raven:
Design testpc, start of the top module:
module testpc(
	clock,   
	reset,   
	pc,   
	instruction,   
	mem_data,   
	mem_addr,   
	mem_wdata,   
	mwrite_enable,
	mread_enable,
	regwrite_enable,   
	write_addr,   
	reg_write_data   
	);
	input clock, reset;
	input [15:0] instruction, mem_data;
	output [15:0] pc, mem_addr, mem_wdata;
	output [15:0] reg_write_data;
	output mwrite_enable, mread_enable, regwrite_enable;
	output [2:0] write_addr;
	reg [15:0] pc, read_data1, read_data2, ext_imm_data, alu_result;
	reg [15:0] reg_write_data;
	reg [15:0] jump_addr, branch_addr;
	reg [15:0] mwrite_addr, mread_addr;
	reg [6:0] imm_data;
	reg [2:0] read_addr1, read_addr2, write_addr;
	reg [1:0] result_sel;
	reg regwrite_enable, func_sel, imm_sel, mwrite_enable;
	reg mread_enable, memtoreg_sel, jump_enable, branch_enable;
	reg [15:0] reg_table[0:7];
	reg [15:0] c, temp;
	reg c1, c2, s1;
	wire [15:0] b1;
	wire [15:0] and_result, not_result;
	assign mem_addr = alu_result;
	assign mem_wdata = read_data2;
	always@(posedge clock or negedge reset)
	begin
		if(reset == 1'b0)
			pc <= 16'b0000000000000000;
		else if(branch_enable == 1'b1)
		begin
			if(alu_result == 0)
				pc <= pc + branch_addr;
			else
				pc <= pc + 16'b0000000000000001;
		end
		else if(jump_enable == 1'b1)
			pc <= 16'b0000000000000000 + jump_addr;
		else
			pc <= pc + 16'b0000000000000001;
	end
	always@(instruction)
	begin
		begin
			if(instruction[15:13] == 3'b001 && instruction[3:0] <= 4'b0010)   
			begin
				if(instruction[3:0] == 4'b0000)   
				begin
					read_addr1 = instruction[12:10]; 
					read_addr2 = instruction[9:7];  
					write_addr = instruction[6:4];  
					imm_data = 7'b0000000;
					mwrite_addr = 16'b0000000000000000;
					mread_addr = 16'b0000000000000000;
					jump_addr = 16'b0000000000000000;
					branch_addr = 16'b0000000000000000;
					regwrite_enable = 1'b1;
					func_sel = 1'b0;
					result_sel = 2'b00;
					imm_sel = 1'b0;
					mwrite_enable = 1'b0;
					mread_enable = 1'b0;
					memtoreg_sel = 1'b0;
					jump_enable = 1'b0;
					branch_enable = 1'b0;
				end
				else if(instruction[3:0] == 4'b0001)   
				begin
					read_addr1 = instruction[12:10];  
					read_addr2 = instruction[9:7];  
					write_addr = instruction[6:4];  
					imm_data = 7'b0000000;
					mwrite_addr = 16'b0000000000000000;
					mread_addr = 16'b0000000000000000;
					jump_addr = 16'b0000000000000000;
					branch_addr = 16'b0000000000000000;
  ...
For scale: roughly 1300 cells after synthesis, roughly 11000 µm² of cells after synthesis.
clock: 10.6 ns
lec_check: 0
cap_margin: 5
core_aspect_ratio: 0.88
core_margin: 2
core_utilization: 72
cts_cluster_size: 41
max_routing_layer: met4
place_density: 0.66
setup_slack_margin: 1.89
slew_margin: 20
run.sh (not shown) runs the stock make flow with config.mk's settings and CLKGATE_MAP_FILE=.
raven did not finish: a tool error stopped it during 5_1_grt.
Here is what was changed in the inputs of lagoon compared with raven.
Settings: SETUP_SLACK_MARGIN: 1.89 -> -0.91; the clock period (ns, I/O delays scaled along): 10.6 -> 8.96.
### Flow results
As the logs show, lagoon stopped at 4_1_cts after a tool error, so it never reached the end of the flow. [compare] base=raven new=lagoon: width of the die saw little to no change, cell total after placement went up about 4.4%. Reported for lagoon and raven, xor-xnor portion of the synthesized cell area turned out identical to the last digit. Post-detailed-placement half-perimeter wirelength went up by more than 10% going from raven to lagoon. Placer congestion estimate for lagoon is higher than for raven. The post-placement setup slack in lagoon sits 1080 ps below the value recorded for raven. In terms of per-instance average area after synthesis, lagoon and raven differ only marginally. Diff raven..lagoon | area after synthesis | unchanged.
#### Input delta (juniper over lagoon)
Settings: a change of SETUP_SLACK_MARGIN from -0.91 to 1.89; an added CTS_CLUSTER_DIAMETER of 361; a change of PLACE_DENSITY from 0.66 to 0.4; a change of the clock period (ns, I/O delays scaled along) from 8.96 to 10.6.
Results
juniper vs lagoon: post-placement worst setup slack up. Any difference in synthesized cell area between lagoon and juniper is small enough to ignore. juniper vs. lagoon: count of different cell masters after synthesis barely changed, synthesized area per cell neither gained nor lost much. Looking only at HPWL after detailed placement, and setting everything else aside, the higher value of juniper and lagoon goes to lagoon. In the reports for juniper and lagoon, the smaller cell count after placement belongs to juniper. | synthesized cell count | lagoon vs juniper | ≈ equal |. Measured against each other, juniper and lagoon differ in final RePlAce weighted congestion, the lower figure coming from juniper. Area share of and-or/or-and cells after synthesis: juniper vs lagoon, no meaningful difference. Tool error GRT-0116 stopped juniper during 5_1_grt; no final results.
> inputs changed (juniper -> maple)
Settings: removing CORE_ASPECT_RATIO (formerly 0.88); changing CAP_MARGIN from 5 to 20; setting TNS_END_PERCENT to 5 for the first time; changing CTS_CLUSTER_SIZE from 41 to 37; setting HOLD_SLACK_MARGIN to -0.08 for the first time; removing CTS_CLUSTER_DIAMETER (formerly 361); removing SETUP_SLACK_MARGIN (formerly 1.89); changing PLACE_DENSITY from 0.4 to 0.79; changing the clock period (ns, I/O delays scaled along) from 10.6 to 12.7.
### Flow results
Completing all stages was not enough for maple: its layout failed the final checks because of negative setup slack. maple against juniper: final weighted congestion of routability-driven global placement now smaller, area of the die saw little to no change, synthesized cell count now sits at about the same level, count of instances resized after the clock tree is built has decreased. Diff maple..juniper | number of clock buffers inserted by TritonCTS | unchanged. Compared juniper against maple; area fraction in full adders, half adders and majority gates within noise. Standard cell core area deteriorates in maple relative to juniper. Diff juniper..maple | fraction of registers with async set/reset | unchanged. Core utilization before placement: juniper and maple compared, higher one is juniper.
